===== flow/run.sh =====
#!/bin/bash
# the make line also repeats each setting of config.mk as NAME=value (left out here)
make -C /OpenROAD-flow-scripts/flow DESIGN_CONFIG=/design/flow/config.mk WORK_HOME=/design/flow/orfs CLKGATE_MAP_FILE= finish

===== flow/config.mk =====
export PLATFORM = sky130hd
export DESIGN_NAME = MODULE_STATIC_PROCESS
export DESIGN_NICKNAME = MODULE_STATIC_PROCESS
export VERILOG_FILES = /design/flow/design.v
export SDC_FILE = /design/flow/constraint.sdc
export NUM_CORES = 4
export LEC_CHECK = 0
export ABC_AREA = 0
export CAP_MARGIN = 30
export CELL_PAD_IN_SITES_DETAIL_PLACEMENT = 0
export CELL_PAD_IN_SITES_GLOBAL_PLACEMENT = 3
export CORE_MARGIN = 9
export CORE_UTILIZATION = 47
export CTS_CLUSTER_DIAMETER = 263
export CTS_CLUSTER_SIZE = 20
export GPL_TIMING_DRIVEN = 1
export HOLD_SLACK_MARGIN = 0.28
export MAX_ROUTING_LAYER = met4
export MIN_ROUTING_LAYER = met2
export PLACE_DENSITY = 0.54
export SLEW_MARGIN = 15
export TNS_END_PERCENT = 25

===== flow/constraint.sdc =====
create_clock -name core_clock -period 15.7 [get_ports {clk}]
set_input_delay 3.1400 -clock core_clock [delete_from_list [all_inputs] [get_ports {clk}]]
set_output_delay 3.1400 -clock core_clock [all_outputs]
set_load 0.01 [all_outputs]

===== flow/design.v =====
`timescale 1ns/1ps
module MODULE_STATIC_PROCESS (
    input clk,
    input rst,
    input [3:0] state_info,
    input [11:0] read_from_aux,
    input [11:0] read_from_ram,
    output reg [11:0] write2aux,
    output reg [11:0] write2ram,
    output reg [9:0] write2aux_addr,
    output reg [9:0] read_from_aux_addr,
    output reg [18:0] write2ram_addr,
    output reg[18:0] read_from_ram_addr,
    output reg ena_write_ram,
    output done
);
reg [18:0] cnt;
reg done_;
assign done=done_;
reg [4:0] cnt_buffer;
reg [11:0] color_buffer;
reg [11:0] buffer;
reg [11:0] color_reduced;
reg [15:0] color_cnt_1;
reg [15:0] color_cnt_2;
reg [15:0] color_cnt_3;
reg [15:0] color_cnt_4;
reg [15:0] color_cnt_5;
reg [15:0] color_cnt_6;
reg [15:0] color_cnt_7;
reg [15:0] color_cnt_8;
reg [15:0] color_cnt_9;
reg [15:0] color_cnt_10;
reg [15:0] color_cnt_11;
reg [15:0] color_cnt_12;
reg [15:0] color_cnt_13;
reg [15:0] color_cnt_14;
reg [15:0] color_cnt_15;
reg [15:0] color_cnt_16;
reg is_read_done;
always @(posedge clk) 
begin
    if(!rst)
    begin
      cnt=0;
      done_=0;
      cnt_buffer=0;
      color_buffer=0;
      buffer=0;
      color_reduced=0;
      color_cnt_1=0;
      color_cnt_2=0;
      color_cnt_3=0;
      color_cnt_4=0;
      color_cnt_5=0;
      color_cnt_6=0;
      color_cnt_7=0;
      color_cnt_8=0;
      color_cnt_9=0;
      color_cnt_10=0;
      color_cnt_11=0;
      color_cnt_12=0;
      color_cnt_13=0;
      color_cnt_14=0;
      color_cnt_15=0;
      color_cnt_16=0;
      is_read_done=0;
      write2aux=0;
      write2ram=0;
      write2aux_addr=0;
      read_from_aux_addr=0;
      write2ram_addr=0;
      read_from_ram_addr=0;
      ena_write_ram=0;
    end
    else if(done_==0&&(state_info==4'b1000||state_info==4'b1001))
    begin
      if(cnt_buffer==4'b0000)
      begin
        if(state_info==4'b1000)
          color_buffer=(read_from_ram[11:8]*8'd30+read_from_ram[7:4]*8'd59+read_from_ram[3:0]*8'd11)*9/8'd100;
        else if(state_info==4'b1001)
          color_buffer=(read_from_ram[11:8]*8'd30+read_from_ram[7:4]*8'd59+read_from_ram[3:0]*8'd11)*8/8'd100;
        read_from_ram_addr=cnt-641;
        cnt_buffer=cnt_buffer+1;
      end
      else if(cnt_buffer==4'b0001)  
      begin
        if(cnt%640==0||cnt<640)
            color_buffer=color_buffer-0;
        else
        begin
          color_reduced=(read_from_ram[11:8]*8'd30+read_from_ram[7:4]*8'd59+read_from_ram[3:0]*8'd11)/8'd100;
          if(color_buffer<color_reduced)
            color_buffer=0;
          else
            color_buffer=color_buffer-color_reduced;
        end
        read_from_ram_addr=cnt-640;
        cnt_buffer=cnt_buffer+1;
      end
      else if(cnt_buffer==4'b0010)  
      begin
        if(cnt<640)
            color_buffer=color_buffer-0;
        else
        begin
          color_reduced=(read_from_ram[11:8]*8'd30+read_from_ram[7:4]*8'd59+read_from_ram[3:0]*8'd11)/8'd100;
          if(color_buffer<color_reduced)
            color_buffer=0;
          else
            color_buffer=color_buffer-color_reduced;
        end
        read_from_ram_addr=cnt-639;
        cnt_buffer=cnt_buffer+1;
      end
      else if(cnt_buffer==4'b0011)  
      begin
        if(cnt<640||(cnt-639)%640==0)
            color_buffer=color_buffer-0;
        else
        begin
          color_reduced=(read_from_ram[11:8]*8'd30+read_from_ram[7:4]*8'd59+read_from_ram[3:0]*8'd11)/8'd100;
          if(color_buffer<color_reduced)
            color_buffer=0;
          else
            color_buffer=color_buffer-color_reduced;
        end
        read_from_ram_addr=cnt-1;
        cnt_buffer=cnt_buffer+1;
      end
      else if(cnt_buffer==4'b0100)  
      begin
        if(cnt%640==0)
            color_buffer=color_buffer-0;
        else
        begin
        color_reduced=(read_from_ram[11:8]*8'd30+read_from_ram[7:4]*8'd59+read_from_ram[3:0]*8'd11)/8'd100;
          if(color_buffer<color_reduced)
            color_buffer=0;
          else
            color_buffer=color_buffer-color_reduced;
        end
        read_from_ram_addr=cnt+1;
        cnt_buffer=cnt_buffer+1;
      end
      else if(cnt_buffer==4'b0101)  
      begin
        if(cnt>=639&&(cnt-639)%640==0)
          color_buffer=color_buffer-0;
        else 
        begin
          color_reduced=(read_from_ram[11:8]*8'd30+read_from_ram[7:4]*8'd59+read_from_ram[3:0]*8'd11)/8'd100;
          if(color_buffer<color_reduced)
            color_buffer=0;
          else
            color_buffer=color_buffer-color_reduced;
        end
        read_from_ram_addr=cnt+640-1;
        cnt_buffer=cnt_buffer+1;
      end
      else if(cnt_buffer==4'b0110)  
      begin
        if(cnt%640==0||cnt>640*479)
            color_buffer=color_buffer-0;
        else 
        begin
          color_reduced=(read_from_ram[11:8]*8'd30+read_from_ram[7:4]*8'd59+read_from_ram[3:0]*8'd11)/8'd100;
          if(color_buffer<color_reduced)
            color_buffer=0;
          else
            color_buffer=color_buffer-color_reduced;
        end
        read_from_ram_addr=cnt+640;
        cnt_buffer=cnt_buffer+1;
      end
      else if(cnt_buffer==4'b0111) 
      begin
        if(cnt>640*479)
            color_buffer=color_buffer-0;
        else
        begin
          color_reduced=(read_from_ram[11:8]*8'd30+read_from_ram[7:4]*8'd59+read_from_ram[3:0]*8'd11)/8'd100;
          if(color_buffer<color_reduced)
            color_buffer=0;
          else
            color_buffer=color_buffer-color_reduced;
        end
        read_from_aux_addr=(cnt-1)%640;  
        read_from_ram_addr=cnt+640+1;
        cnt_buffer=cnt_buffer+1;
      end
      else if(cnt_buffer==4'b1000)   
      begin
        if(cnt>640*479||(cnt>=630&&(cnt-639)%640==0))
            color_buffer=color_buffer-0;
        else
        begin
          color_reduced=(read_from_ram[11:8]*8'd30+read_from_ram[7:4]*8'd59+read_from_ram[3:0]*8'd11)/8'd100;
          if(color_buffer<color_reduced)
            color_buffer=0;
          else
            color_buffer=color_buffer-color_reduced;
        end
        color_buffer={color_buffer[3:0],color_buffer[3:0],color_buffer[3:0]};
        cnt=cnt+1;
        ena_write_ram=1;
        read_from_ram_addr=cnt; 
        cnt_buffer=0;
        write2ram_addr=cnt-640-2;
        read_from_aux_addr=(cnt-2)%640;
        write2ram=read_from_aux;   
        write2aux_addr=(cnt-2)%640;
        write2aux=buffer;
        buffer=color_buffer;
        if(cnt==640*480)
        begin
            done_=1;
            ena_write_ram=0;
            cnt=0;
            cnt_buffer=0;
        end
      end
    end
    else if(done_==0&& state_info==4'b1010)
    begin
          if(cnt_buffer==4'b0000)
          begin
            color_buffer=(read_from_ram[11:8]*8'd30+read_from_ram[7:4]*8'd59+read_from_ram[3:0]*8'd11)*4/8'd100;
            read_from_ram_addr=cnt-641;
            cnt_buffer=cnt_buffer+1;
          end
          else if(cnt_buffer==4'b0001)  
          begin
            if(cnt%640==0||cnt<640)
                color_buffer=color_buffer+0;
            else
            begin
              color_reduced=(read_from_ram[11:8]*8'd30+read_from_ram[7:4]*8'd59+read_from_ram[3:0]*8'd11)/8'd100;
              color_buffer=color_buffer+color_reduced;
            end
            read_from_ram_addr=cnt-640;
            cnt_buffer=cnt_buffer+1;
          end
          else if(cnt_buffer==4'b0010)  
          begin
            if(cnt<640)
                color_buffer=color_buffer-0;
            else
            begin
              color_reduced=(read_from_ram[11:8]*8'd30+read_from_ram[7:4]*8'd59+read_from_ram[3:0]*8'd11)*2/8'd100;
              color_buffer=color_buffer+color_reduced;
            end
            read_from_ram_addr=cnt-639;
            cnt_buffer=cnt_buffer+1;
          end
          else if(cnt_buffer==4'b0011)  
          begin
            if(cnt<640||(cnt-639)%640==0)
                color_buffer=color_buffer-0;
            else
            begin
              color_reduced=(read_from_ram[11:8]*8'd30+read_from_ram[7:4]*8'd59+read_from_ram[3:0]*8'd11)/8'd100;
              color_buffer=color_buffer+color_reduced;
            end
            read_from_ram_addr=cnt-1;
            cnt_buffer=cnt_buffer+1;
          end
          else if(cnt_buffer==4'b0100)  
          begin
            if(cnt%640==0)
                color_buffer=color_buffer-0;
            else
            begin
              color_reduced=(read_from_ram[11:8]*8'd30+read_from_ram[7:4]*8'd59+read_from_ram[3:0]*8'd11)*2/8'd100;
              color_buffer=color_buffer+color_reduced;
            end
            read_from_ram_addr=cnt+1;
            cnt_buffer=cnt_buffer+1;
          end
          else if(cnt_buffer==4'b0101)  
          begin
            if(cnt>=639&&(cnt-639)%640==0)
              color_buffer=color_buffer-0;
            else 
            begin
              color_reduced=(read_from_ram[11:8]*8'd30+read_from_ram[7:4]*8'd59+read_from_ram[3:0]*8'd11)*2/8'd100;
              color_buffer=color_buffer+color_reduced;
            end
            read_from_ram_addr=cnt+640-1;
            cnt_buffer=cnt_buffer+1;
          end
          else if(cnt_buffer==4'b0110)  
          begin
            if(cnt%640==0||cnt>640*479)
                color_buffer=color_buffer-0;
            else 
            begin
              color_reduced=(read_from_ram[11:8]*8'd30+read_from_ram[7:4]*8'd59+read_from_ram[3:0]*8'd11)/8'd100;
              color_buffer=color_buffer+color_reduced;
            end
            read_from_ram_addr=cnt+640;
            cnt_buffer=cnt_buffer+1;
          end
          else if(cnt_buffer==4'b0111) 
          begin
            if(cnt>640*479)
                color_buffer=color_buffer-0;
            else
            begin
              color_reduced=(read_from_ram[11:8]*8'd30+read_from_ram[7:4]*8'd59+read_from_ram[3:0]*8'd11)*2/8'd100;
              color_buffer=color_buffer+color_reduced;
            end
            read_from_aux_addr=(cnt-1)%640;  
            read_from_ram_addr=cnt+640+1;
            cnt_buffer=cnt_buffer+1;
          end
          else if(cnt_buffer==4'b1000)   
          begin
            if(cnt>640*479||(cnt>=630&&(cnt-639)%640==0))
                color_buffer=color_buffer-0;
            else
            begin
              color_reduced=(read_from_ram[11:8]*8'd30+read_from_ram[7:4]*8'd59+read_from_ram[3:0]*8'd11)/8'd100;
              color_buffer=color_buffer+color_reduced;
            end
            color_buffer=color_buffer/16;
            color_buffer={color_buffer[3:0],color_buffer[3:0],color_buffer[3:0]};
            cnt=cnt+1;
            ena_write_ram=1;
            read_from_ram_addr=cnt;  
            cnt_buffer=0;
            write2ram_addr=cnt-640-2; 
            read_from_aux_addr=(cnt-2)%640;
            write2ram=read_from_aux;   
            write2aux_addr=(cnt-2)%640;
            write2aux=buffer;
            buffer=color_buffer;
            if(cnt==640*480)
            begin
                done_=1;
                ena_write_ram=0;
                    cnt=0;
                cnt_buffer=0;
            end
          end
    end
    else if(done_==0&& state_info==4'b1011)
    begin
          if(cnt_buffer==4'b0000)
          begin
            color_buffer=12'b000000000111;
            read_from_ram_addr=cnt-641;
            cnt_buffer=cnt_buffer+1;
          end
          else if(cnt_buffer==4'b0001)  
          begin
            if(cnt%640==0||cnt<640)
                color_buffer=color_buffer+0;
            else
            begin
              color_reduced=(read_from_ram[11:8]*8'd30+read_from_ram[7:4]*8'd59+read_from_ram[3:0]*8'd11)/8'd100;
              color_buffer=color_buffer+color_reduced;
            end
            read_from_ram_addr=cnt-640;
            cnt_buffer=cnt_buffer+1;
          end
          else if(cnt_buffer==4'b0010)  
          begin
            color_buffer=color_buffer-0;
            read_from_ram_addr=cnt-639;
            cnt_buffer=cnt_buffer+1;
          end
          else if(cnt_buffer==4'b0011)  
          begin
            color_buffer=color_buffer-0;
            read_from_ram_addr=cnt-1;
            cnt_buffer=cnt_buffer+1;
          end
          else if(cnt_buffer==4'b0100)  
          begin
            color_buffer=color_buffer-0;
            read_from_ram_addr=cnt+1;
            cnt_buffer=cnt_buffer+1;
          end
          else if(cnt_buffer==4'b0101)  
          begin
            color_buffer=color_buffer-0;
            read_from_ram_addr=cnt+640-1;
            cnt_buffer=cnt_buffer+1;
          end
          else if(cnt_buffer==4'b0110)  
          begin
            color_buffer=color_buffer-0;
            read_from_ram_addr=cnt+640;
            cnt_buffer=cnt_buffer+1;
          end
          else if(cnt_buffer==4'b0111) 
          begin
            color_buffer=color_buffer-0;
            read_from_aux_addr=(cnt-1)%640;  
            read_from_ram_addr=cnt+640+1;
            cnt_buffer=cnt_buffer+1;
          end
          else if(cnt_buffer==4'b1000)   
          begin
            if(cnt>640*479||(cnt>=630&&(cnt-639)%640==0))
                color_buffer=color_buffer-0;
            else
            begin
              color_reduced=(read_from_ram[11:8]*8'd30+read_from_ram[7:4]*8'd59+read_from_ram[3:0]*8'd11)/8'd100;
              if(color_buffer>color_reduced)
                color_buffer=color_buffer-color_reduced;
              else
                color_buffer=0;
            end
            color_buffer={color_buffer[3:0],color_buffer[3:0],color_buffer[3:0]};
            cnt=cnt+1;
            ena_write_ram=1;
            read_from_ram_addr=cnt;  
            cnt_buffer=0;
            write2ram_addr=cnt-640-2; 
            read_from_aux_addr=(cnt-2)%640;
            write2ram=read_from_aux;   
            write2aux_addr=(cnt-2)%640;
            write2aux=buffer;
            buffer=color_buffer;
            if(cnt==640*480)
            begin
                done_=1;
                ena_write_ram=0;
                    cnt=0;
                cnt_buffer=0;
            end
          end
    end
    else if(done_==1'b1&&state_info<4'b1000)
    begin
      done_=1'b0;
      read_from_aux_addr=0;
      read_from_ram_addr=0;
      cnt=0;
      color_cnt_1=0;
      color_cnt_2=0;
      color_cnt_3=0;
      color_cnt_4=0;
      color_cnt_5=0;
      color_cnt_6=0;
      color_cnt_7=0;
      color_cnt_8=0;
      color_cnt_9=0;
      color_cnt_10=0;
      color_cnt_11=0;
      color_cnt_12=0;
      color_cnt_13=0;
      color_cnt_14=0;
      color_cnt_15=0;
      color_cnt_16=0;
      is_read_done=0;
    end
    else if(done_==1'b0 && state_info==4'b1100)
    begin
      if(cnt==480*640&&is_read_done==0)
      begin
        is_read_done=1;
        cnt=0;
      end
      if(is_read_done==0&&cnt<480*640)
      begin
        read_from_ram_addr=cnt;
        color_reduced=(read_from_ram[11:8]*8'd30+read_from_ram[7:4]*8'd59+read_from_ram[3:0]*8'd11)/8'd100;
        if(color_reduced[3:0]==4'b0000)
          color_cnt_1=color_cnt_1+1;
        else if(color_reduced[3:0]==4'b0001)
          color_cnt_2=color_cnt_2+1;
        else if(color_reduced[3:0]==4'b0010)
          color_cnt_3=color_cnt_3+1;
        else if(color_reduced[3:0]==4'b0011)
          color_cnt_4=color_cnt_4+1;
        else if(color_reduced[3:0]==4'b0100)
          color_cnt_5=color_cnt_5+1;
        else if(color_reduced[3:0]==4'b0101)
          color_cnt_6=color_cnt_6+1;
        else if(color_reduced[3:0]==4'b0110)
          color_cnt_7=color_cnt_7+1;
        else if(color_reduced[3:0]==4'b0111)
          color_cnt_8=color_cnt_8+1;
        else if(color_reduced[3:0]==4'b1000)
          color_cnt_9=color_cnt_9+1;
        else if(color_reduced[3:0]==4'b1001)
          color_cnt_10=color_cnt_10+1;
        else if(color_reduced[3:0]==4'b1010)
          color_cnt_11=color_cnt_11+1;
        else if(color_reduced[3:0]==4'b1011)
          color_cnt_12=color_cnt_12+1;
        else if(color_reduced[3:0]==4'b1100)
          color_cnt_13=color_cnt_13+1;
        else if(color_reduced[3:0]==4'b1101)
          color_cnt_14=color_cnt_14+1;
        else if(color_reduced[3:0]==4'b1110)
          color_cnt_15=color_cnt_15+1;
        else if(color_reduced[3:0]==4'b1111)
          color_cnt_16=color_cnt_16+1;
        cnt=cnt+1;
      end
      else if(is_read_done==1&&done_==0)
      begin
        if(cnt==640*480)
        begin
          done_=1;
          ena_write_ram=0;
        end
        else
        begin
          ena_write_ram=1;
          write2ram_addr=cnt;
          if(cnt%640<40)  
          begin
            if((480-(cnt/640))<color_cnt_1/160)
              write2ram=12'hFFD;
            else
              write2ram=12'b000000000000;
          end
          else if(cnt%640<80)
          begin
            if((480-(cnt/640))<color_cnt_2/160)
              write2ram=12'hFF0;
            else
              write2ram=12'b000000000000;
          end
          else if(cnt%640<120)
          begin
            if((480-(cnt/640))<color_cnt_3/160)
              write2ram=12'hFFF;
            else
              write2ram=12'b000000000000;
          end
          else if(cnt%640<160)
          begin
            if((480-(cnt/640))<color_cnt_4/160)
              write2ram=12'h0f0;
            else
              write2ram=12'b000000000000;
          end
          else if(cnt%640<200)
          begin
            if((480-(cnt/640))<color_cnt_5/160)
              write2ram=12'hFFE;
            else
              write2ram=12'b000000000000;
          end
          else if(cnt%640<240)
          begin
            if((480-(cnt/640))<color_cnt_6/160)
              write2ram=12'hCFC;
            else
              write2ram=12'b000000000000;
          end
          else if(cnt%640<280)
          begin
            if((480-(cnt/640))<color_cnt_7/160)
              write2ram=12'hfed;
            else
              write2ram=12'b000000000000;
          end
          else if(cnt%640<320)
          begin
            if((480-(cnt/640))<color_cnt_8/160)
              write2ram=12'h9ff;
            else
              write2ram=12'b000000000000;
          end
          else if(cnt%640<360)
          begin
            if((480-(cnt/640))<color_cnt_9/160)
              write2ram=12'hfdb;
            else
              write2ram=12'b000000000000;
          end
          else if(cnt%640<400)
          begin
            if((480-(cnt/640))<color_cnt_10/160)
              write2ram=12'hbff;
            else
              write2ram=12'b000000000000;
          end
          else if(cnt%640<440)
          begin
            if((480-(cnt/640))<color_cnt_11/160)
              write2ram=12'hfeb;
            else
              write2ram=12'b000000000000;
          end
          else if(cnt%640<480)
          begin
            if((480-(cnt/640))<color_cnt_12/160)
              write2ram=12'h8cf;
            else
              write2ram=12'b000000000000;
          end
          else if(cnt%640<520)
          begin
            if((480-(cnt/640))<color_cnt_13/160)
              write2ram=12'heef;
            else
              write2ram=12'b000000000000;
          end
          else if(cnt%640<560)
          begin
            if((480-(cnt/640))<color_cnt_14/160)
              write2ram=12'h9f9;
            else
              write2ram=12'b000000000000;
          end
          else if(cnt%640<600)
          begin
            if((480-(cnt/640))<color_cnt_15/160)
              write2ram=12'hfee;
            else
              write2ram=12'b000000000000;
          end
          else if(cnt%640<640)
          begin
            if((480-(cnt/640))<color_cnt_16/160)
              write2ram=12'hfcc;
            else
              write2ram=12'b000000000000;
          end
          cnt=cnt+1;
        end
      end
    end
end
endmodule  

==> results of run 1 <==
==> impl_metrics.ini, run 1 <==
; generated from flow reports
[synthesis]
top_cell = sky130_fd_sc_hd__nor2_1
postSynthSeqShare_pct = 20.4
synth_compound_gate_area_share_pct = 27.6
ys_sh_xor_pct = 10.8
synth.largest_area_cell = sky130_fd_sc_hd__dfxtp_1
synthesis.yosys.warnings = 1
adder_and_majority_cell_fraction_of_the_synthesized_area_pct = 7.23
synthDistinctLibCells = 132
dominant_register_cell_in_the_synthesized_netlist = sky130_fd_sc_hd__dfxtp_1
synth_chip_area_mm2 = 0.0366
ys_sh_mux_pct = 2.06
share_of_flip_flops_with_an_asynchronous_set_or_reset_pct = 0
synth-seq-cells = 373
synthSimpleGateAreaFrac_pct = 26.3
syn_avg_cell_area_um2 = 7.09
syn_inst = 5159
synthTopLogicFamily = AND-OR/OR-AND gates
ys_cells = 5159
yosys-top-cells-count = 686 x sky130_fd_sc_hd__nor2_1, 535 x sky130_fd_sc_hd__nand2_1, 373 x sky130_fd_sc_hd__dfxtp_1, 372 x sky130_fd_sc_hd__a21oi_1, 350 x sky130_fd_sc_hd__o21ai_0
count_of_flip_flops_with_a_built_in_enable_after_synthesis = 0
syn-cell-area_mm2 = 0.0366
ys_top_cells_by_area = sky130_fd_sc_hd__dfxtp_1 20%, sky130_fd_sc_hd__nor2_1 7.0%, sky130_fd_sc_hd__xnor2_1 5.6%
netlist.area_leader.share_pct = 20.4

[die]
rows = 101
die.size.x_um = 297
die_h_um = 297
chipArea_mm2 = 0.0882
core_region_mm2 = 0.0766
core_util_floorplan_pct = 47.8

[run_status]
status = did not finish
lastStage = global placement without I/O (3_1_place_gp_skip_io)
toolErrorMsg = [ERROR GPL-0301] Utilization 110.848 % exceeds 100%.
==> inputs of run 2 (changes only) <==
Settings changed: ABC_AREA 0 to 1, CAP_MARGIN 30 to 20, CELL_PAD_IN_SITES_DETAIL_PLACEMENT 0 to default, CELL_PAD_IN_SITES_GLOBAL_PLACEMENT 3 to 0, CORE_MARGIN 9 to 2, CORE_UTILIZATION 47 to 71, CTS_CLUSTER_DIAMETER 263 to default, CTS_CLUSTER_SIZE 20 to 74, HOLD_SLACK_MARGIN 0.28 to default, MIN_ROUTING_LAYER met2 to met1, PLACE_DENSITY 0.54 to default, SETUP_SLACK_MARGIN from default to -0.78, SLEW_MARGIN 15 to 20, TNS_END_PERCENT 25 to default.
Clock period 15.7 ns to 25.0 ns, I/O delays scaled along.
==> impl_metrics.ini, run 2 <==
; generated from flow reports
[run_status]
status = did not finish
lastStage = global routing (5_1_grt)
toolErrorMsg = [ERROR GRT-0232] Routing congestion too high. Check the congestion heatmap in the GUI.

[synthesis]
synthesis.yosys.warnings = 1
synth-seq-cells = 373
postSynthSeqShare_pct = 20.9
adder_and_majority_cell_fraction_of_the_synthesized_area_pct = 7.15
yosys-top-cells-count = 1075 x sky130_fd_sc_hd__nand2_1, 884 x sky130_fd_sc_hd__inv_1, 613 x sky130_fd_sc_hd__nor2_1, 509 x sky130_fd_sc_hd__o21ai_0, 418 x sky130_fd_sc_hd__a21oi_1
synth_compound_gate_area_share_pct = 21.8
syn-cell-area_mm2 = 0.0357
synth.largest_area_cell = sky130_fd_sc_hd__dfxtp_1
synth_chip_area_mm2 = 0.0357
count_of_flip_flops_with_a_built_in_enable_after_synthesis = 0
netlist.area_leader.share_pct = 20.9
synthTopLogicFamily = simple AND/OR/NAND/NOR gates
synthDistinctLibCells = 81
top_cell = sky130_fd_sc_hd__nand2_1
ys_sh_mux_pct = 0.0595
share_of_flip_flops_with_an_asynchronous_set_or_reset_pct = 0
ys_top_cells_by_area = sky130_fd_sc_hd__dfxtp_1 21%, sky130_fd_sc_hd__nand2_1 11%, sky130_fd_sc_hd__inv_1 9.3%
synthSimpleGateAreaFrac_pct = 33.1
syn_inst = 5792
syn_avg_cell_area_um2 = 6.17
ys_sh_xor_pct = 4.14
dominant_register_cell_in_the_synthesized_netlist = sky130_fd_sc_hd__dfxtp_1
ys_cells = 5792

[die]
die_h_um = 228
rows = 82
core_region_mm2 = 0.0500
floorplan.io_pins = 114
chipArea_mm2 = 0.0521
core_util_floorplan_pct = 71.5
die.size.x_um = 228

[place]
place.detailed.instances = 6701
gpl.final_weighted_congestion = 1.13
post-dp-hpwl_um = 96400
placement.setup.worst_slack_ns = -2.25
io_buf_count = 113

[clock_network]
cts-buffers-inserted = 41
clock_sinks = 373
cts_hold_repair.buffers = 0
cts_max_level = 2
clock-root-buffer = sky130_fd_sc_hd__clkbuf_16
clock_path_buffers = 3

[grt]
grtUsageTotal_pct = 74.1
grt_remaining_overflow = 38
run 2: routing by layer:
layer | GRT usage [%] | GRT overflow
met1 | 73.6 | 3
met5 | - | -
met3 | 55.4 | 6
met4 | 67.7 | 13
met2 | 92.2 | 16
run 2: stage by stage:
step | cell area, um2 | setup TNS, ns
2_1_floorplan | 35800 | -2.96
3_3_place_gp | 39200 | -6.26
3_5_place_dp | 39200 | -25.75
4_1_cts | 41000 | -3.30
run 2: what timing repair did:
item,in CTS
setup buffers,29
pin swaps,44
gates resized,41
endpoints found under the setup margin,9
==> inputs of run 3 (changes only) <==
Settings changed: CELL_PAD_IN_SITES_GLOBAL_PLACEMENT 0 to default, CORE_UTILIZATION 71 to 60, CTS_CLUSTER_SIZE 74 to 98, GPL_TIMING_DRIVEN 1 to default, MAX_ROUTING_LAYER met4 to default, MIN_ROUTING_LAYER met1 to default, PLACE_DENSITY from default to 0.6, SETUP_SLACK_MARGIN -0.78 to default, TNS_END_PERCENT from default to 5.
Clock period 25.0 ns to 20.8 ns, I/O delays scaled along.
==> impl_metrics.ini, run 3 <==
; flow metrics
[synthesis]
yosys-top-cells-count = 1075 x sky130_fd_sc_hd__nand2_1, 884 x sky130_fd_sc_hd__inv_1, 613 x sky130_fd_sc_hd__nor2_1, 509 x sky130_fd_sc_hd__o21ai_0, 418 x sky130_fd_sc_hd__a21oi_1
adder_and_majority_cell_fraction_of_the_synthesized_area_pct = 7.15
ys_cells = 5792
share_of_flip_flops_with_an_asynchronous_set_or_reset_pct = 0
synthDistinctLibCells = 81
netlist.area_leader.share_pct = 20.9
synth_compound_gate_area_share_pct = 21.8
synth.largest_area_cell = sky130_fd_sc_hd__dfxtp_1
synthTopLogicFamily = simple AND/OR/NAND/NOR gates
syn_inst = 5792
dominant_register_cell_in_the_synthesized_netlist = sky130_fd_sc_hd__dfxtp_1
top_cell = sky130_fd_sc_hd__nand2_1
ys_sh_mux_pct = 0.0595
ys_top_cells_by_area = sky130_fd_sc_hd__dfxtp_1 21%, sky130_fd_sc_hd__nand2_1 11%, sky130_fd_sc_hd__inv_1 9.3%
postSynthSeqShare_pct = 20.9
synthesis.yosys.warnings = 1
syn_avg_cell_area_um2 = 6.17
synth-seq-cells = 373
syn-cell-area_mm2 = 0.0357
count_of_flip_flops_with_a_built_in_enable_after_synthesis = 0
synth_chip_area_mm2 = 0.0357
synthSimpleGateAreaFrac_pct = 33.1
ys_sh_xor_pct = 4.14

[setup_path]
element_type_at_the_critical_path_start = input pin
cp_data_arrival_time_ns = 24.86
critical_path.endpoint = color_buffer[11]
worstSetupEndpointType = flip-flop
worst_r2r_startpoint = cnt[16]
stages_on_the_worst_setup_path = 151
critPathTopFamily = adder cells
r2r-end = color_buffer[11]
path_max_fanout = 5
crit_start = read_from_ram[9]
worst_ep_required_time_ns = 21.32
timing_worst_setup_path_type = input pin to flip-flop
worst_path_most_repeated_cell = sky130_fd_sc_hd__nand2_4
worst-r2r-cell-count = 165
critical-path-slowest-cell = sky130_fd_sc_hd__fa_1
setup.reg_to_reg.worst_slack_ns = 0.82
critPathBufInv = 27
cpPeakStageDelay_ns = 0.54

[run_status]
status = complete, but fails checks
check.faults = setup timing

[sta]
hold_ws_ns = 0.457
fin_ws_ns = -3.54
fmax_achieved_mhz = 41.1
worst_slew_margin_rel_pct = 20.7
min_period_ns = 24.34
slew_violations = 0
final_hold_viol_count = 0
grt_setup_unrepaired = true
worst_clock_skew_ns = 0.0399
worstMarginPinSlew_ns = 1.17
final_min_period_over_clock_period_pct = 117
timing.final.setup_violations = 24

[clock_network]
cts_hold_repair.buffers = 0
clock_sinks = 373
clock-root-buffer = sky130_fd_sc_hd__clkbuf_16
cts-buffers-inserted = 44
tritoncts = yes
cts.reportedPaths.clkPinSlew_ns = 0.06
cts_max_level = 2
clock_path_buffers = 3
worstSkewPairLatency_ns = 0.61

[finish]
synth_to_layout_area_growth_pct = 20.4
n_fill_cell = 4885
final_net_count = 6440

[place]
io_buf_count = 113
post-dp-hpwl_um = 96200
gpl.final_weighted_congestion = 1.05

[routing]
wl_per_cell_um = 19.1
route.antenna.diode_count = 0
wl_um = 134000
firstDrtPassIters = 10
postRouteAntennaNets = 0
drt-vias-per-instance = 6.05
detail_route.iter0.violations = 4476
vias = 42518
detail_route.drc_violations = 0

[die]
die_h_um = 248
chipArea_mm2 = 0.0615
rows = 89
die.size.x_um = 248
floorplan.io_pins = 114
core_region_mm2 = 0.0589
core_util_floorplan_pct = 60.7

[run]
max-cap-violations = 0
tool_warnings = 55

[worst_hold_path]
hold_path_class = flip-flop to flip-flop
min_path_cells = 2
worst_hold_startpoint = write2ram_addr[0]
min_delay_worst_endpoint = write2ram_addr[0]

[grt]
grtUsageTotal_pct = 41.5
grt_pass1_wl_um = 204000
first_global_vias = 39058
maximum_number_of_pins_on_one_net_before_global_route_repair = 82
grt_antenna_before_repair = 0
grt_remaining_overflow = 0
run 3: through the flow:
step | cell area [um2] | std cells | TNS, ns | utilization, % | setup slack [ns]
finish | 43000 | 7033 | -58.23 | 73.0 | -3.54
global route | 43000 | 7033 | -78.74 | 73.0 | -4.48
CTS | 42500 | 7011 | -41.85 | 72.2 | -2.94
detailed placement | 39800 | 6853 | -88.57 | 67.6 | -4.92
global placement | 39800 | 6853 | -72.93 | 67.6 | -4.24
floorplan | 35900 | 5793 | -62.04 | - | -3.78
run 3: routing by layer:
| layer | GRT usage [%] | vias to the layer above | wire length, um |
|---|---|---|---|
| li1 | - | 20092 | - |
| met1 | 51.5 | 19337 | 51900 |
| met2 | 67.6 | 2418 | 60000 |
| met3 | 7.70 | 671 | 13400 |
| met4 | 23.2 | 0 | 9090 |
| met5 | 0 | - | 0 |
run 3: area by class of cell:
class                           instances  area, um2  area share [%]
Timing Repair Buffer                  583       4670            10.8
Inverter                              956       3630            8.43
Tap cell                              773        967            2.25
Clock inverter                         22        362           0.841
Multi-Input combinational cell       4267      24700            57.4
Clock buffer                           59       1250            2.90
Sequential cell                       373       7470            17.4
run 3: what timing repair did:
item	in CTS	in global routing
endpoints found under the setup margin	24	24
buffers inserted	77	22
resized	131	77
pin swaps	121	119
==> inputs of run 4 (changes only) <==
Settings changed: CORE_UTILIZATION 60 to 68, PLACE_DENSITY 0.6 to 0.42.
Clock period 20.8 ns to 16.3 ns, I/O delays scaled along.
==> impl_metrics.ini, run 4 <==
; generated from flow reports
[synthesis]
syn_inst = 5792
adder_and_majority_cell_fraction_of_the_synthesized_area_pct = 7.15
synthTopLogicFamily = simple AND/OR/NAND/NOR gates
syn_avg_cell_area_um2 = 6.17
ys_sh_xor_pct = 4.14
dominant_register_cell_in_the_synthesized_netlist = sky130_fd_sc_hd__dfxtp_1
ys_cells = 5792
ys_sh_mux_pct = 0.0595
yosys-top-cells-count = 1075 x sky130_fd_sc_hd__nand2_1, 884 x sky130_fd_sc_hd__inv_1, 613 x sky130_fd_sc_hd__nor2_1, 509 x sky130_fd_sc_hd__o21ai_0, 418 x sky130_fd_sc_hd__a21oi_1
ys_top_cells_by_area = sky130_fd_sc_hd__dfxtp_1 21%, sky130_fd_sc_hd__nand2_1 11%, sky130_fd_sc_hd__inv_1 9.3%
count_of_flip_flops_with_a_built_in_enable_after_synthesis = 0
syn-cell-area_mm2 = 0.0357
synthSimpleGateAreaFrac_pct = 33.1
synth_chip_area_mm2 = 0.0357
synth.largest_area_cell = sky130_fd_sc_hd__dfxtp_1
synthesis.yosys.warnings = 1
synth-seq-cells = 373
postSynthSeqShare_pct = 20.9
synthDistinctLibCells = 81
top_cell = sky130_fd_sc_hd__nand2_1
netlist.area_leader.share_pct = 20.9
synth_compound_gate_area_share_pct = 21.8
share_of_flip_flops_with_an_asynchronous_set_or_reset_pct = 0

[die]
chipArea_mm2 = 0.0544
floorplan.io_pins = 114
core_util_floorplan_pct = 68.4
core_region_mm2 = 0.0522
die_h_um = 233
die.size.x_um = 233
rows = 84

[clock_network]
cts-buffers-inserted = 43
clock_path_buffers = 3
cts_max_level = 2
clock-root-buffer = sky130_fd_sc_hd__clkbuf_16
clock_sinks = 373
cts_hold_repair.buffers = 0

[run_status]
toolErrorMsg = [ERROR GRT-0232] Routing congestion too high. Check the congestion heatmap in the GUI.
lastStage = global routing (5_1_grt)
status = did not finish

[grt]
grt_remaining_overflow = 284
grtUsageTotal_pct = 78.3

[place]
dpl_cell_area_mm2 = 0.0410
place.detailed.instances = 6941
io_buf_count = 113
gpl.final_weighted_congestion = 1.12
placement.setup.worst_slack_ns = -8.81
post-dp-hpwl_um = 99600
==> run 4: metal layers <==
| layer | track usage, % | overflow |
|---|---|---|
| met5 | 44.6 | 2 |
| met4 | 75.7 | 80 |
| met3 | 65.2 | 30 |
| met2 | 93.7 | 147 |
| met1 | 77.7 | 25 |
==> run 4: timing repair <==
item,in CTS
cloned,0
pin swaps,136
endpoints found under the setup margin,24
gates resized,135
setup buffers,84
==> run 4: per-stage QoR <==
step	TNS, ns
2_1_floorplan	-148.44
3_3_place_gp	-158.23
3_5_place_dp	-182.61
4_1_cts	-133.96
==> inputs of run 5 (changes only) <==
Settings changed: CORE_UTILIZATION 68 to 71, CTS_CLUSTER_DIAMETER from default to 293, CTS_CLUSTER_SIZE 98 to default, HOLD_SLACK_MARGIN from default to -0.09, PLACE_DENSITY 0.42 to 0.64, SETUP_SLACK_MARGIN from default to -0.65, TNS_END_PERCENT 5 to default.
Clock period 16.3 ns to 23.5 ns, I/O delays scaled along.
==> impl_metrics.ini, run 5 <==
; generated from flow reports
[synthesis]
syn-cell-area_mm2 = 0.0357
top_cell = sky130_fd_sc_hd__nand2_1
synthDistinctLibCells = 81
synth_compound_gate_area_share_pct = 21.8
ys_top_cells_by_area = sky130_fd_sc_hd__dfxtp_1 21%, sky130_fd_sc_hd__nand2_1 11%, sky130_fd_sc_hd__inv_1 9.3%
synthesis.yosys.warnings = 1
synth-seq-cells = 373
syn_avg_cell_area_um2 = 6.17
synth.largest_area_cell = sky130_fd_sc_hd__dfxtp_1
adder_and_majority_cell_fraction_of_the_synthesized_area_pct = 7.15
netlist.area_leader.share_pct = 20.9
dominant_register_cell_in_the_synthesized_netlist = sky130_fd_sc_hd__dfxtp_1
ys_sh_xor_pct = 4.14
share_of_flip_flops_with_an_asynchronous_set_or_reset_pct = 0
ys_sh_mux_pct = 0.0595
synthTopLogicFamily = simple AND/OR/NAND/NOR gates
yosys-top-cells-count = 1075 x sky130_fd_sc_hd__nand2_1, 884 x sky130_fd_sc_hd__inv_1, 613 x sky130_fd_sc_hd__nor2_1, 509 x sky130_fd_sc_hd__o21ai_0, 418 x sky130_fd_sc_hd__a21oi_1
count_of_flip_flops_with_a_built_in_enable_after_synthesis = 0
synthSimpleGateAreaFrac_pct = 33.1
syn_inst = 5792
postSynthSeqShare_pct = 20.9
ys_cells = 5792
synth_chip_area_mm2 = 0.0357

[die]
rows = 82
chipArea_mm2 = 0.0521
die_h_um = 228
core_region_mm2 = 0.0500
core_util_floorplan_pct = 71.5
floorplan.io_pins = 114
die.size.x_um = 228

[clock_network]
clock-root-buffer = sky130_fd_sc_hd__clkbuf_16
cts_hold_repair.buffers = 0
clock_sinks = 373
cts_max_level = 2
cts-buffers-inserted = 42
clock_path_buffers = 3

[place]
io_buf_count = 113
post-dp-hpwl_um = 98800
gpl.final_weighted_congestion = 1.08

[grt]
grt_remaining_overflow = 474
grtUsageTotal_pct = 79.7

[run_status]
status = did not finish
toolErrorMsg = [ERROR GRT-0232] Routing congestion too high. Check the congestion heatmap in the GUI.
lastStage = global routing (5_1_grt)
## run 5: metal layers
metal | GRT overflow | GRT usage [%]
met4 | 119 | 75.7
met1 | 40 | 80.0
met5 | 3 | 46.3
met2 | 276 | 96.3
met3 | 36 | 64.7
## run 5: repair_timing
action,in CTS
pin swaps,128
buffers inserted,82
setup endpoints to repair,22
resized,94
gates cloned,0
## run 5: per-stage QoR
stage          instances  cell area (um2)  setup slack, ns
4_1_cts             6844            41800           -0.864
3_5_place_dp        6692            39500            -2.75
3_3_place_gp        6692            39500            -1.66
2_1_floorplan       5793            36100            -1.19
==> inputs of run 6 (changes only) <==
Settings changed: CELL_PAD_IN_SITES_GLOBAL_PLACEMENT from default to 0, CORE_UTILIZATION 71 to 72, CTS_CLUSTER_DIAMETER 293 to 219, CTS_CLUSTER_SIZE from default to 86, GPL_TIMING_DRIVEN from default to 1, HOLD_SLACK_MARGIN -0.09 to default, MIN_ROUTING_LAYER from default to met1, PLACE_DENSITY 0.64 to default, PLACE_DENSITY_LB_ADDON from default to 0.04, SETUP_SLACK_MARGIN -0.65 to -0.77, TNS_END_PERCENT from default to 5.
Clock period 23.5 ns to 14.2 ns, I/O delays scaled along.
==> impl_metrics.ini, run 6 <==
; generated from flow reports
[run_status]
status = did not finish
lastStage = global routing (5_1_grt)
toolErrorMsg = [ERROR GRT-0232] Routing congestion too high. Check the congestion heatmap in the GUI.

[synthesis]
synth-seq-cells = 373
postSynthSeqShare_pct = 20.9
synthSimpleGateAreaFrac_pct = 33.1
adder_and_majority_cell_fraction_of_the_synthesized_area_pct = 7.15
syn-cell-area_mm2 = 0.0357
synthTopLogicFamily = simple AND/OR/NAND/NOR gates
count_of_flip_flops_with_a_built_in_enable_after_synthesis = 0
synthesis.yosys.warnings = 1
synth.largest_area_cell = sky130_fd_sc_hd__dfxtp_1
netlist.area_leader.share_pct = 20.9
dominant_register_cell_in_the_synthesized_netlist = sky130_fd_sc_hd__dfxtp_1
synth_compound_gate_area_share_pct = 21.8
ys_sh_mux_pct = 0.0595
ys_sh_xor_pct = 4.14
syn_inst = 5792
share_of_flip_flops_with_an_asynchronous_set_or_reset_pct = 0
yosys-top-cells-count = 1075 x sky130_fd_sc_hd__nand2_1, 884 x sky130_fd_sc_hd__inv_1, 613 x sky130_fd_sc_hd__nor2_1, 509 x sky130_fd_sc_hd__o21ai_0, 418 x sky130_fd_sc_hd__a21oi_1
top_cell = sky130_fd_sc_hd__nand2_1
ys_top_cells_by_area = sky130_fd_sc_hd__dfxtp_1 21%, sky130_fd_sc_hd__nand2_1 11%, sky130_fd_sc_hd__inv_1 9.3%
syn_avg_cell_area_um2 = 6.17
synth_chip_area_mm2 = 0.0357
synthDistinctLibCells = 81
ys_cells = 5792

[grt]
grtUsageTotal_pct = 73.7
grt_remaining_overflow = 10

[place]
io_buf_count = 113
dpl_cell_area_mm2 = 0.0429
gpl.final_weighted_congestion = 1.21
post-dp-hpwl_um = 102000

[die]
floorplan.io_pins = 114
core_region_mm2 = 0.0490
rows = 81
die_h_um = 227
chipArea_mm2 = 0.0514
core_util_floorplan_pct = 73.0
die.size.x_um = 227

[clock_network]
cts-buffers-inserted = 8
clock-root-buffer = sky130_fd_sc_hd__clkbuf_16
clock_sinks = 373
cts_max_level = 1
clock_path_buffers = 3
==> run 6: what timing repair did <==
| item | in CTS |
|---|---|
| setup endpoints to repair | 38 |
| hold buffers | 0 |
| gates resized | 138 |
| setup buffers | 73 |
| pin swaps | 124 |
==> run 6: metrics by stage <==
step                cells  setup slack [ns]  TNS [ns]  hold slack (ns)  utilization (%)
detailed placement   7155            -11.07   -376.13            0.454             87.6
floorplan            5793             -9.06   -188.76            0.436                -
CTS                  7238             -8.61   -186.18            0.482             90.3
global placement     7155             -9.20   -216.25            0.447             87.6
==> run 6: layer usage <==
| layer | GRT overflow | track usage [%] |
|---|---|---|
| met5 | 0 | 38.1 |
| met4 | 5 | 69.7 |
| met3 | 0 | 60.0 |
| met2 | 5 | 90.0 |
| met1 | 0 | 73.2 |
==> inputs of run 7 (changes only) <==
Settings changed: CELL_PAD_IN_SITES_GLOBAL_PLACEMENT 0 to default, CTS_CLUSTER_DIAMETER 219 to 178, CTS_CLUSTER_SIZE 86 to 98, GPL_TIMING_DRIVEN 1 to default, MIN_ROUTING_LAYER met1 to default, PLACE_DENSITY from default to 0.6, PLACE_DENSITY_LB_ADDON 0.04 to default, SETUP_SLACK_MARGIN -0.77 to default, TNS_END_PERCENT 5 to default.
Clock period 14.2 ns to 18.8 ns, I/O delays scaled along.
==> impl_metrics.ini, run 7 <==
; generated from flow reports
[grt]
grtUsageTotal_pct = 75.2
grt_remaining_overflow = 268

[synthesis]
ys_sh_xor_pct = 4.14
synth_compound_gate_area_share_pct = 21.8
yosys-top-cells-count = 1075 x sky130_fd_sc_hd__nand2_1, 884 x sky130_fd_sc_hd__inv_1, 613 x sky130_fd_sc_hd__nor2_1, 509 x sky130_fd_sc_hd__o21ai_0, 418 x sky130_fd_sc_hd__a21oi_1
count_of_flip_flops_with_a_built_in_enable_after_synthesis = 0
synthSimpleGateAreaFrac_pct = 33.1
top_cell = sky130_fd_sc_hd__nand2_1
ys_top_cells_by_area = sky130_fd_sc_hd__dfxtp_1 21%, sky130_fd_sc_hd__nand2_1 11%, sky130_fd_sc_hd__inv_1 9.3%
dominant_register_cell_in_the_synthesized_netlist = sky130_fd_sc_hd__dfxtp_1
synthTopLogicFamily = simple AND/OR/NAND/NOR gates
syn-cell-area_mm2 = 0.0357
synthesis.yosys.warnings = 1
syn_inst = 5792
ys_sh_mux_pct = 0.0595
synthDistinctLibCells = 81
netlist.area_leader.share_pct = 20.9
share_of_flip_flops_with_an_asynchronous_set_or_reset_pct = 0
synth-seq-cells = 373
synth_chip_area_mm2 = 0.0357
postSynthSeqShare_pct = 20.9
ys_cells = 5792
synth.largest_area_cell = sky130_fd_sc_hd__dfxtp_1
adder_and_majority_cell_fraction_of_the_synthesized_area_pct = 7.15
syn_avg_cell_area_um2 = 6.17

[place]
post-dp-hpwl_um = 96100
gpl.final_weighted_congestion = 1.14
placement.setup.worst_slack_ns = -6.38
io_buf_count = 113
place.detailed.instances = 6795

[die]
core_region_mm2 = 0.0490
floorplan.io_pins = 114
rows = 81
chipArea_mm2 = 0.0514
core_util_floorplan_pct = 73.0
die.size.x_um = 227
die_h_um = 227

[clock_network]
cts-buffers-inserted = 9
clock-root-buffer = sky130_fd_sc_hd__clkbuf_16
cts_max_level = 1
clock_sinks = 373
clock_path_buffers = 3

[run_status]
toolErrorMsg = [ERROR GRT-0232] Routing congestion too high. Check the congestion heatmap in the GUI.
status = did not finish
lastStage = global routing (5_1_grt)
run 7: metrics by stage:
stage	hold WS (ns)	area (um2)
after detailed placement	0.444	40300
after global placement	0.436	40300
after floorplan	0.436	36100
after CTS	0.468	41500
run 7: timing repair:
item	4_1_cts
pin swaps	135
endpoints found under the setup margin	24
resized	102
cloned	0
buffers inserted	62
hold buffers	0
run 7: layer usage:
metal  GRT usage [%]  overflow
met1            76.6        34
met2            92.5       119
met3            59.8        22
met4            66.6        89
met5            41.9         4
==> inputs of run 8 (changes only) <==
Settings changed: ABC_AREA 1 to default, CAP_MARGIN 20 to 15, CORE_UTILIZATION 72 to 56, CTS_CLUSTER_DIAMETER 178 to default, CTS_CLUSTER_SIZE 98 to 43, GPL_ROUTABILITY_DRIVEN from default to 1, PLACE_DENSITY 0.6 to default, PLACE_DENSITY_LB_ADDON from default to 0.06.
Clock period 18.8 ns to 24.3 ns, I/O delays scaled along.
==> impl_metrics.ini, run 8 <==
; flow metrics
[die]
chipArea_mm2 = 0.0674
die.size.x_um = 260
core_region_mm2 = 0.0645
floorplan.io_pins = 114
core_util_floorplan_pct = 56.7
rows = 93
die_h_um = 260

[setup_path]
critical-path-slowest-cell = sky130_fd_sc_hd__fa_1
cpPeakStageDelay_ns = 0.55
critPathBufInv = 10
setup.reg_to_reg.worst_slack_ns = 0.76
timing_worst_setup_path_type = input pin to flip-flop
element_type_at_the_critical_path_start = input pin
r2r-end = color_buffer[11]
stages_on_the_worst_setup_path = 121
worst-r2r-cell-count = 108
critPathTopFamily = AND-OR/OR-AND gates
worst_r2r_startpoint = cnt[0]
worstSetupEndpointType = flip-flop
path_max_fanout = 5
worst_path_most_repeated_cell = sky130_fd_sc_hd__ha_4
worst_ep_required_time_ns = 24.85
cp_data_arrival_time_ns = 26.85
critical_path.endpoint = color_buffer[11]
crit_start = read_from_ram[10]

[synthesis]
synthDistinctLibCells = 132
synth-seq-cells = 373
syn_inst = 5159
share_of_flip_flops_with_an_asynchronous_set_or_reset_pct = 0
ys_top_cells_by_area = sky130_fd_sc_hd__dfxtp_1 20%, sky130_fd_sc_hd__nor2_1 7.0%, sky130_fd_sc_hd__xnor2_1 5.6%
synthSimpleGateAreaFrac_pct = 26.3
synth_compound_gate_area_share_pct = 27.6
synth_chip_area_mm2 = 0.0366
count_of_flip_flops_with_a_built_in_enable_after_synthesis = 0
synth.largest_area_cell = sky130_fd_sc_hd__dfxtp_1
synthTopLogicFamily = AND-OR/OR-AND gates
ys_sh_mux_pct = 2.06
yosys-top-cells-count = 686 x sky130_fd_sc_hd__nor2_1, 535 x sky130_fd_sc_hd__nand2_1, 373 x sky130_fd_sc_hd__dfxtp_1, 372 x sky130_fd_sc_hd__a21oi_1, 350 x sky130_fd_sc_hd__o21ai_0
ys_sh_xor_pct = 10.8
dominant_register_cell_in_the_synthesized_netlist = sky130_fd_sc_hd__dfxtp_1
synthesis.yosys.warnings = 1
netlist.area_leader.share_pct = 20.4
adder_and_majority_cell_fraction_of_the_synthesized_area_pct = 7.23
top_cell = sky130_fd_sc_hd__nor2_1
postSynthSeqShare_pct = 20.4
syn_avg_cell_area_um2 = 7.09
ys_cells = 5159
syn-cell-area_mm2 = 0.0366

[routing]
detail_route.drc_violations = 0
detail_route.iter0.violations = 5233
postRouteAntennaNets = 0
drt-vias-per-instance = 6.55
firstDrtPassIters = 10
vias = 41853
wl_um = 145000
route.antenna.diode_count = 0
wl_per_cell_um = 22.8

[finish]
synth_to_layout_area_growth_pct = 19.9
post_layout_nonfiller_instances = 6385
final_net_count = 5714
logic_area_mm2 = 0.0282
flop_area_mm2 = 0.00747
n_fill_cell = 5711

[sta]
fin_ws_ns = -2.01
hold_ws_ns = 0.452
worst_slew_margin_rel_pct = 26.2
final_min_period_over_clock_period_pct = 108
timing.final.setup_violations = 12
fmax_achieved_mhz = 38.0
worstMarginPinSlew_ns = 1.11
grt_setup_unrepaired = true
worst_clock_skew_ns = 0.0382
setup-tns-final_ns = -16.75
slew_violations = 0
min_period_ns = 26.31
final_hold_viol_count = 0

[clock_network]
cts_hold_repair.buffers = 0
cts_max_level = 2
clock_sinks = 373
tritoncts = yes
cts-buffers-inserted = 43
clock-root-buffer = sky130_fd_sc_hd__clkbuf_16
clock_path_buffers = 3
worstSkewPairLatency_ns = 0.61
cts.reportedPaths.clkPinSlew_ns = 0.07

[grt]
grt_pass1_wl_um = 220000
grt_remaining_overflow = 0
maximum_number_of_pins_on_one_net_before_global_route_repair = 201
met1_track_utilization_from_global_routing_pct = 53.7
grt_use_met3_pct = 9.42
grt.busiest_layer = met2
grtUsageTotal_pct = 41.1
grt_antenna_before_repair = 2
first_global_vias = 38177
global_route.usage.met2_pct = 63.2

[worst_hold_path]
hold_path_class = flip-flop to flip-flop
min_delay_worst_endpoint = write2aux_addr[2]
worst_hold_startpoint = write2aux_addr[2]
min_path_cells = 2

[run_status]
status = complete, but fails checks
check.faults = setup timing

[place]
io_buf_count = 113
post-dp-hpwl_um = 107000
place.detailed.instances = 6254
gpl.final_weighted_congestion = 1.04

[run]
tool_warnings = 55
max-cap-violations = 0
[run 8: area by class of cell]
type,count,share of cell area (%)
Multi-Input combinational cell,4278,64.2
Timing Repair Buffer,623,11.4
Sequential cell,373,17.0
Inverter,180,1.56
Tap cell,855,2.44
Clock buffer,58,2.81
Clock inverter,18,0.562
[run 8: stage by stage]
stage	utilization (%)	area [um2]	worst slack, ns
after floorplan	-	36900	-3.11
after global placement	64.0	41300	-2.89
after detailed placement	64.0	41300	-3.43
after CTS	67.0	43200	-1.87
after global routing	68.0	43900	-2.97
final	68.0	43900	-2.01
[run 8: timing repair]
action / in CTS / in global routing
endpoints found under the hold margin: 0 / 0
setup endpoints to repair: 24 / 24
buffers inserted: 30 / 27
resized: 49 / 90
pin swaps: 60 / 121
[run 8: metal layers]
layer / routed length, um / part of all wire [%] / vias up
li1: - / - / 19354
met1: 58100 / 40 / 19387
met2: 61500 / 42 / 2538
met3: 16900 / 12 / 574
met4: 8920 / 6.1 / 0
met5: 0 / 0 / -
==> inputs of run 9 (changes only) <==
Settings changed: CAP_MARGIN 15 to 20, CELL_PAD_IN_SITES_GLOBAL_PLACEMENT from default to 0, CORE_UTILIZATION 56 to 72, CTS_CLUSTER_SIZE 43 to 86, GPL_ROUTABILITY_DRIVEN 1 to default, GPL_TIMING_DRIVEN from default to 1, MIN_ROUTING_LAYER from default to met1, PLACE_DENSITY_LB_ADDON 0.06 to 0.19.
Clock period 24.3 ns to 19.0 ns, I/O delays scaled along.
==> impl_metrics.ini, run 9 <==
; generated from flow reports
[run_status]
status = did not finish
lastStage = global routing (5_1_grt)
toolErrorMsg = [ERROR GRT-0116] Global routing finished with congestion. Check the congestion regions in the DRC Viewer.

[synthesis]
syn_inst = 5159
adder_and_majority_cell_fraction_of_the_synthesized_area_pct = 7.23
ys_cells = 5159
synthDistinctLibCells = 132
ys_top_cells_by_area = sky130_fd_sc_hd__dfxtp_1 20%, sky130_fd_sc_hd__nor2_1 7.0%, sky130_fd_sc_hd__xnor2_1 5.6%
synthTopLogicFamily = AND-OR/OR-AND gates
top_cell = sky130_fd_sc_hd__nor2_1
postSynthSeqShare_pct = 20.4
synthesis.yosys.warnings = 1
synth_chip_area_mm2 = 0.0366
syn_avg_cell_area_um2 = 7.09
count_of_flip_flops_with_a_built_in_enable_after_synthesis = 0
share_of_flip_flops_with_an_asynchronous_set_or_reset_pct = 0
syn-cell-area_mm2 = 0.0366
ys_sh_xor_pct = 10.8
yosys-top-cells-count = 686 x sky130_fd_sc_hd__nor2_1, 535 x sky130_fd_sc_hd__nand2_1, 373 x sky130_fd_sc_hd__dfxtp_1, 372 x sky130_fd_sc_hd__a21oi_1, 350 x sky130_fd_sc_hd__o21ai_0
dominant_register_cell_in_the_synthesized_netlist = sky130_fd_sc_hd__dfxtp_1
ys_sh_mux_pct = 2.06
synth_compound_gate_area_share_pct = 27.6
synth.largest_area_cell = sky130_fd_sc_hd__dfxtp_1
netlist.area_leader.share_pct = 20.4
synth-seq-cells = 373
synthSimpleGateAreaFrac_pct = 26.3

[die]
core_util_floorplan_pct = 72.9
floorplan.io_pins = 114
die_h_um = 229
core_region_mm2 = 0.0502
chipArea_mm2 = 0.0526
rows = 82
die.size.x_um = 229

[clock_network]
clock-root-buffer = sky130_fd_sc_hd__clkbuf_16
cts_hold_repair.buffers = 0
clock_path_buffers = 3
cts_max_level = 2
clock_sinks = 373
cts-buffers-inserted = 41

[grt]
grtUsageTotal_pct = 74.7
grt_remaining_overflow = 19

[place]
place.detailed.instances = 6355
post-dp-hpwl_um = 109000
io_buf_count = 113
dpl_cell_area_mm2 = 0.0432
gpl.final_weighted_congestion = 1.19
run 9: metal layers:
| layer | GRT usage, % | GRT overflow |
|---|---|---|
| met1 | 73.6 | 0 |
| met2 | 91.3 | 9 |
| met3 | 61.3 | 2 |
| met4 | 73.0 | 7 |
| met5 | 33.9 | 1 |
run 9: per-stage QoR:
| step | hold WS, ns | worst slack, ns | util, % |
|---|---|---|---|
| global placement | 0.442 | -6.88 | 86.1 |
| floorplan | 0.429 | -7.35 | - |
| detailed placement | 0.456 | -8.17 | 86.1 |
| CTS | 0.465 | -6.58 | 90.4 |
run 9: what timing repair did:
action / CTS
buffers inserted: 42
gates resized: 93
pin swaps: 102
endpoints found under the setup margin: 24
==> inputs of run 10 (changes only) <==
Settings changed: CELL_PAD_IN_SITES_GLOBAL_PLACEMENT 0 to default, CTS_CLUSTER_DIAMETER from default to 368, CTS_CLUSTER_SIZE 86 to 100, GPL_TIMING_DRIVEN 1 to default, MIN_ROUTING_LAYER met1 to default, PLACE_DENSITY from default to 0.6, PLACE_DENSITY_LB_ADDON 0.19 to default.
Clock period 19.0 ns to 11.1 ns, I/O delays scaled along.
==> impl_metrics.ini, run 10 <==
; generated from flow reports
[run_status]
status = did not finish
lastStage = global routing (5_1_grt)
toolErrorMsg = [ERROR GRT-0116] Global routing finished with congestion. Check the congestion regions in the DRC Viewer.

[clock_network]
clock-root-buffer = sky130_fd_sc_hd__clkbuf_16
clock_path_buffers = 3
clock_sinks = 373
cts-buffers-inserted = 7
cts_max_level = 1

[synthesis]
synthTopLogicFamily = AND-OR/OR-AND gates
synthesis.yosys.warnings = 1
netlist.area_leader.share_pct = 20.4
dominant_register_cell_in_the_synthesized_netlist = sky130_fd_sc_hd__dfxtp_1
top_cell = sky130_fd_sc_hd__nor2_1
synthSimpleGateAreaFrac_pct = 26.3
syn_inst = 5159
synth-seq-cells = 373
yosys-top-cells-count = 686 x sky130_fd_sc_hd__nor2_1, 535 x sky130_fd_sc_hd__nand2_1, 373 x sky130_fd_sc_hd__dfxtp_1, 372 x sky130_fd_sc_hd__a21oi_1, 350 x sky130_fd_sc_hd__o21ai_0
ys_sh_mux_pct = 2.06
synth_chip_area_mm2 = 0.0366
synth.largest_area_cell = sky130_fd_sc_hd__dfxtp_1
ys_sh_xor_pct = 10.8
adder_and_majority_cell_fraction_of_the_synthesized_area_pct = 7.23
ys_cells = 5159
share_of_flip_flops_with_an_asynchronous_set_or_reset_pct = 0
count_of_flip_flops_with_a_built_in_enable_after_synthesis = 0
postSynthSeqShare_pct = 20.4
ys_top_cells_by_area = sky130_fd_sc_hd__dfxtp_1 20%, sky130_fd_sc_hd__nor2_1 7.0%, sky130_fd_sc_hd__xnor2_1 5.6%
synth_compound_gate_area_share_pct = 27.6
synthDistinctLibCells = 132
syn_avg_cell_area_um2 = 7.09
syn-cell-area_mm2 = 0.0366

[die]
core_util_floorplan_pct = 72.9
die_h_um = 229
die.size.x_um = 229
rows = 82
core_region_mm2 = 0.0502
floorplan.io_pins = 114
chipArea_mm2 = 0.0526

[place]
post-dp-hpwl_um = 120000
placement.setup.worst_slack_ns = -15.00
gpl.final_weighted_congestion = 1.18
place.detailed.instances = 6683
dpl_cell_area_mm2 = 0.0458
io_buf_count = 113

[grt]
grt_remaining_overflow = 1450
grtUsageTotal_pct = 91.9
run 10: stage by stage:
stage | hold slack, ns | utilization, % | setup TNS [ns]
after detailed placement | 0.451 | 91.3 | -1193.12
after global placement | 0.439 | 91.3 | -987.94
after floorplan | 0.429 | - | -779.28
after CTS | 0.479 | 94.7 | -714.96
run 10: timing repair:
item                                    4_1_cts
cloned                                        0
endpoints found under the setup margin      284
hold endpoints to repair                      0
gates resized                               184
buffers inserted                            112
hold buffers                                  0
pin swaps                                   129
run 10: metal layers:
layer	GRT usage, %	GRT overflow
met4	96.6	445
met2	106	875
met3	81.3	75
met5	57.2	11
met1	88.1	44
==> inputs of run 11 (changes only) <==
Settings changed: CAP_MARGIN 20 to 0, CORE_UTILIZATION 72 to 66, CTS_CLUSTER_DIAMETER 368 to 41, CTS_CLUSTER_SIZE 100 to default, HOLD_SLACK_MARGIN from default to 0.29, SETUP_SLACK_MARGIN from default to 2.76.
Clock period 11.1 ns to 13.8 ns, I/O delays scaled along.
==> impl_metrics.ini, run 11 <==
; generated from flow reports
[synthesis]
synth-seq-cells = 373
synth.largest_area_cell = sky130_fd_sc_hd__dfxtp_1
ys_sh_xor_pct = 10.8
ys_sh_mux_pct = 2.06
top_cell = sky130_fd_sc_hd__nor2_1
synthSimpleGateAreaFrac_pct = 26.3
postSynthSeqShare_pct = 20.4
synthesis.yosys.warnings = 1
syn_inst = 5159
synthDistinctLibCells = 132
netlist.area_leader.share_pct = 20.4
syn-cell-area_mm2 = 0.0366
count_of_flip_flops_with_a_built_in_enable_after_synthesis = 0
ys_top_cells_by_area = sky130_fd_sc_hd__dfxtp_1 20%, sky130_fd_sc_hd__nor2_1 7.0%, sky130_fd_sc_hd__xnor2_1 5.6%
synthTopLogicFamily = AND-OR/OR-AND gates
dominant_register_cell_in_the_synthesized_netlist = sky130_fd_sc_hd__dfxtp_1
synth_compound_gate_area_share_pct = 27.6
yosys-top-cells-count = 686 x sky130_fd_sc_hd__nor2_1, 535 x sky130_fd_sc_hd__nand2_1, 373 x sky130_fd_sc_hd__dfxtp_1, 372 x sky130_fd_sc_hd__a21oi_1, 350 x sky130_fd_sc_hd__o21ai_0
syn_avg_cell_area_um2 = 7.09
ys_cells = 5159
share_of_flip_flops_with_an_asynchronous_set_or_reset_pct = 0
adder_and_majority_cell_fraction_of_the_synthesized_area_pct = 7.23
synth_chip_area_mm2 = 0.0366

[place]
io_buf_count = 113
placement.setup.worst_slack_ns = -12.54
post-dp-hpwl_um = 116000
gpl.final_weighted_congestion = 1.13

[run_status]
toolErrorMsg = [ERROR GRT-0116] Global routing finished with congestion. Check the congestion regions in the DRC Viewer.
lastStage = global routing (5_1_grt)
status = did not finish

[clock_network]
clock-root-buffer = sky130_fd_sc_hd__clkbuf_16
cts_hold_repair.buffers = 0
cts-buffers-inserted = 59
clock_path_buffers = 3
cts_max_level = 2
clock_sinks = 373

[grt]
grt_remaining_overflow = 811
grtUsageTotal_pct = 91.2

[die]
die.size.x_um = 239
rows = 86
floorplan.io_pins = 114
core_region_mm2 = 0.0550
core_util_floorplan_pct = 66.5
die_h_um = 239
chipArea_mm2 = 0.0573
==> run 11: per-stage QoR <==
stage	setup TNS, ns	hold slack (ns)	util (%)	cell area (um2)	cells
detailed placement	-558.95	0.451	83.4	45800	6751
floorplan	-246.43	0.429	-	37000	5160
global placement	-394.99	0.438	83.3	45800	6751
CTS	-233.08	0.459	92.0	50600	6989
==> run 11: what timing repair did <==
action	4_1_cts
pin swaps	263
gates resized	395
setup endpoints to repair	284
cloned	0
buffers inserted	128
==> run 11: per-layer routing <==
layer	track usage (%)	overflow
met1	89.5	52
met2	101	400
met4	94.4	272
met3	83.0	83
met5	65.4	4
